// RNG
module RNG(
    input               CLK,
    input               RST,
    input               RND_IN,
    output reg [7:0]    OUT,
    output reg          WE,
    input               FULL
);
clock: 2.65 ns
lec_check: 0
cap_margin: 20
core_margin: 2
core_utilization: 58
slew_margin: 20
run.sh (not shown) runs the stock make flow with config.mk's settings and CLKGATE_MAP_FILE=.
The baseline finished with timing, DRC and antenna clean.
Rerun with:
--- a/flow/config.mk
+++ b/flow/config.mk
@@ -7,0 +8 @@
+export ABC_AREA = 1
@@ -10 +11,3 @@
-export CORE_UTILIZATION = 58
+export CORE_UTILIZATION = 72
+export CTS_CLUSTER_DIAMETER = 372
+export PLACE_DENSITY = 0.6
==> flow/constraint.sdc (replaced) <==
create_clock -name core_clock -period 2.02 [get_ports {CLK}]
set_input_delay 0.4040 -clock core_clock [delete_from_list [all_inputs] [get_ports {CLK}]]
set_output_delay 0.4040 -clock core_clock [all_outputs]
set_load 0.01 [all_outputs]
- Now the flow finished but fails on negative setup slack
- total power rose by 32%
- synthesized area increases by 0.38%
- die size decreases by 19%
- non-clock buffer count rises by 70
Rerun with:
--- a/flow/config.mk
+++ b/flow/config.mk
@@ -8 +7,0 @@
-export ABC_AREA = 1
@@ -11,2 +10 @@
-export CORE_UTILIZATION = 72
-export CTS_CLUSTER_DIAMETER = 372
+export CORE_UTILIZATION = 60
==> flow/constraint.sdc (replaced) <==
create_clock -name core_clock -period 3.64 [get_ports {CLK}]
set_input_delay 0.7280 -clock core_clock [delete_from_list [all_inputs] [get_ports {CLK}]]
set_output_delay 0.7280 -clock core_clock [all_outputs]
set_load 0.01 [all_outputs]
Outcome: This time the run finished with timing, DRC and antenna clean. Critical path depth drops by 6. Setup slack is better by 0.55 ns. Synthesized cell count decreases by 3.8%. Sequential cell count does not change. Global-route usage came out lower by 6.1 points. Total power shrinks by 46%. Design area shrinks by 5.0%.
Rerun with:
--- a/flow/config.mk
+++ b/flow/config.mk
@@ -10,2 +10 @@
-export CORE_UTILIZATION = 60
-export PLACE_DENSITY = 0.6
+export CORE_UTILIZATION = 70
==> flow/constraint.sdc (replaced) <==
create_clock -name core_clock -period 2.07 [get_ports {CLK}]
set_input_delay 0.4140 -clock core_clock [delete_from_list [all_inputs] [get_ports {CLK}]]
set_output_delay 0.4140 -clock core_clock [all_outputs]
set_load 0.01 [all_outputs]
Effect: This time the run finished but fails on negative setup slack. Core utilization grows by 17 points. Power climbs by well over a third. Maximum frequency went up by a quarter to a third. Hold slack degrades by 0.24 ns.

========
Setup of sierra:
RNG again, from the RTL that the note above started with.
export LEC_CHECK = 0
export CAP_MARGIN = 20
export CELL_PAD_IN_SITES_DETAIL_PLACEMENT = 0
export CORE_ASPECT_RATIO = 0.73
export CORE_MARGIN = 2
export CORE_UTILIZATION = 72
export CTS_CLUSTER_DIAMETER = 370
export CTS_CLUSTER_SIZE = 15
export GPL_TIMING_DRIVEN = 1
export MAX_ROUTING_LAYER = met5
export PLACE_DENSITY_LB_ADDON = 0.05
export SETUP_SLACK_MARGIN = 0.72
export SLEW_MARGIN = 40
create_clock -name core_clock -period 2.42 [get_ports {CLK}]
[flow] sierra | stages: complete | final checks: fail | reason: negative setup slack
Here is what was changed in the inputs of violet compared with sierra.
Settings: SLEW_MARGIN now 20, was 40; CORE_ASPECT_RATIO no longer set, was 0.73; CTS_CLUSTER_DIAMETER no longer set, was 370; CORE_UTILIZATION now 40, was 72; PLACE_DENSITY_LB_ADDON no longer set, was 0.05; SETUP_SLACK_MARGIN no longer set, was 0.72; CELL_PAD_IN_SITES_DETAIL_PLACEMENT no longer set, was 0; GPL_TIMING_DRIVEN no longer set, was 1; MAX_ROUTING_LAYER no longer set, was met5; PLACE_DENSITY now 0.6, previously not set; CTS_CLUSTER_SIZE no longer set, was 15; the clock period (ns, I/O delays scaled along) now 5.0, was 2.42.
Notes after the runs:
[compare] base=sierra new=violet: clock insertion delay at the later pin of the skew report up 50 ps; cell depth of the worst min-delay path now sits lower; clock skew lost 6.3 ps.
violet has global-route usage below what sierra had.
The floorplan die width in violet is 1.14 times that in sierra.
Final instance area, violet and sierra, lower one = violet.
In summary, violet completed successfully, with a layout that passed the timing, DRC and antenna checks.
Most heavily used metal layer in global routing = met1: sierra; most heavily used metal layer in global routing = met2: violet
Relative to violet, the following input files were edited for xenon:
Settings: CAP_MARGIN changed from 20 to 10; the clock period (ns, I/O delays scaled along) changed from 5.0 to 2.16.
Results
| xenon | all stages done | FAIL | negative setup slack |
violet has a higher pre-CTS setup slack than xenon.
Compared with violet, xenon shows arrival time at the worst endpoint lower by 930 ps.
Summary of xenon over violet: half-perimeter wire length after placement went up 15%; switching power as a share of total power held; cell area after layout went up about 8%.
Summary of xenon over violet: delay of the slowest cell on the worst path has decreased; flop share of the area has decreased; count of buffer and inverter cells on the critical path has increased.
[compare] base=violet new=xenon: worst slack on hold paths moved down; global routing met2 resource utilization moved up.
[inputs] willow vs xenon
Settings: SETUP_SLACK_MARGIN now 1.05, previously not set; CAP_MARGIN now 20, was 10; the clock period (ns, I/O delays scaled along) now 3.64, was 2.16.
Notes after the runs:
- willow went all the way through the flow, and no timing, DRC or antenna check failed.
- Looking at capturing instance or port of the critical path, the l4_0[14] result is from willow; the l4_0[53] one comes from xenon.
- Reported for willow and xenon, die area turned out identical to the last digit.
- Looking at placer congestion estimate, willow sits 5.0% lower than xenon does.
- Taking xenon as the reference, in willow clock share of power dropped 1.2 points; minimum hold slack climbed 230 ps.

========
## garnet
Starting RTL as in the previous note.
==> flow/config.mk <==
export PLATFORM = sky130hd
export DESIGN_NAME = RNG
export DESIGN_NICKNAME = RNG
export VERILOG_FILES = /design/flow/design.v
export SDC_FILE = /design/flow/constraint.sdc
export NUM_CORES = 4
export LEC_CHECK = 0
export CAP_MARGIN = 15
export CORE_ASPECT_RATIO = 0.71
export CORE_MARGIN = 2
export CORE_UTILIZATION = 72
export CTS_CLUSTER_DIAMETER = 90
export PLACE_DENSITY = 0.6
export SETUP_SLACK_MARGIN = -0.19
export SLEW_MARGIN = 40
==> flow/constraint.sdc <==
create_clock -name core_clock -period 2.02 [get_ports {CLK}]
set_input_delay 0.4040 -clock core_clock [delete_from_list [all_inputs] [get_ports {CLK}]]
set_output_delay 0.4040 -clock core_clock [all_outputs]
set_load 0.01 [all_outputs]
The final report for garnet shows a completed flow and a layout that fails verification, specifically negative setup slack.
Here is what was changed in the inputs of nickel compared with garnet.
- CAP_MARGIN: 15 -> 20
- CTS_CLUSTER_DIAMETER: 90 -> 372
- CTS_CLUSTER_SIZE: unset -> 10
- SLEW_MARGIN: 40 -> 20
- ABC_AREA: unset -> 1
- SETUP_SLACK_MARGIN: -0.19 -> 0.42
- CORE_ASPECT_RATIO: 0.71 -> 1.44
Findings:
- nickel finished all stages; however, its layout fails the closing checks, the failures being negative setup slack.
- Summary: with garnet as the reference, number of instances in the synthesized netlist in nickel moved up by a few percent.
- Cell at the slowest stage of the critical path: or4_4 -> garnet, dfxtp_2 -> nickel
- Footprint of the multi-input gates was lower in the run labelled garnet.
- Clock skew was higher in the run labelled nickel.
- Taking garnet as the reference point, the depth of the worst register-to-register path of nickel rises by 3.
- Compared with garnet, first-pass GRT wire length in nickel increased slightly.
- garnet has a higher routed wire length than nickel.
diff inputs: nickel => onyx
- removing CTS_CLUSTER_DIAMETER (formerly 372)
- removing CTS_CLUSTER_SIZE (formerly 10)
- removing SETUP_SLACK_MARGIN (formerly 0.42)
- removing CORE_ASPECT_RATIO (formerly 1.44)
- removing ABC_AREA (formerly 1)
- changing CORE_UTILIZATION from 72 to 40
- changing the clock period (ns, I/O delays scaled along) from 2.02 to 3.64
Results
Taking nickel as the reference point, the setup-violating endpoint count in the final report of onyx falls by 1,532.
On starting density of the core, the lower figure sits with onyx, not nickel.
The final layout from onyx, which completed every stage, passed the timing, DRC and antenna checks at the end of the flow.
nickel: flow complete, layout not clean; failing: negative setup slack
The highest signal layer in the routed design comes out met4 in one run and met5 in the other, namely in onyx and nickel respectively.
In the metrics for nickel and onyx, the one carrying the lower wire length is onyx.
Amount of wire on met3 after detailed routing (onyx / nickel): 0.66
Critical path depth in cells is higher on nickel
What tundra does differently from onyx at the input level:
- changing CORE_UTILIZATION from 40 to 66
- changing the clock period (ns, I/O delays scaled along) from 3.64 to 2.02
Post-CTS setup buffer count in tundra is 24 higher than in onyx
Length of routed met2 wiring came out higher on tundra than on onyx.
Row global-route total usage across every layer: tundra higher / onyx lower
Power consumed by the clock network: lower on onyx
Relative to onyx, placer's final routability congestion estimate has increased by about 5% in tundra.
In tundra the implementation completed, yet the final layout does not meet the checks, the culprit being negative setup slack.
Clock transition time at the flip-flop clock pins of the worst setup and hold paths: onyx vs tundra, no meaningful difference
Edits applied to the flow inputs when going from tundra to indigo:
- SETUP_SLACK_MARGIN: unset -> 0.58
- CORE_UTILIZATION: 66 -> 72
- CORE_ASPECT_RATIO: unset -> 0.71
- CAP_MARGIN: 20 -> 15
- CTS_CLUSTER_DIAMETER: unset -> 90
- Every stage of indigo finished as expected; the final checks, on the other hand, flagged negative setup slack, which means the layout fails.
- Share of total power in sequential cells: tundra and indigo compared, lower one is tundra
- Looking at highest achievable clock rate across both flows, indigo is the stronger of the two, with tundra trailing.
- Taking tundra over indigo, the weighted congestion reported at the end of routability-driven placement ratio works out to 0.920.
- Non-clock buffer count for indigo: 42 down relative to tundra
- In the reports for tundra and indigo, the larger design area belongs to tundra.
- Static leakage, tundra and indigo: larger value in tundra
- indigo against tundra: area of the die moved down, diode insertion count for antenna repair moved up, critical path arrival moved down.
Power is estimated from default activity; no workload was simulated.
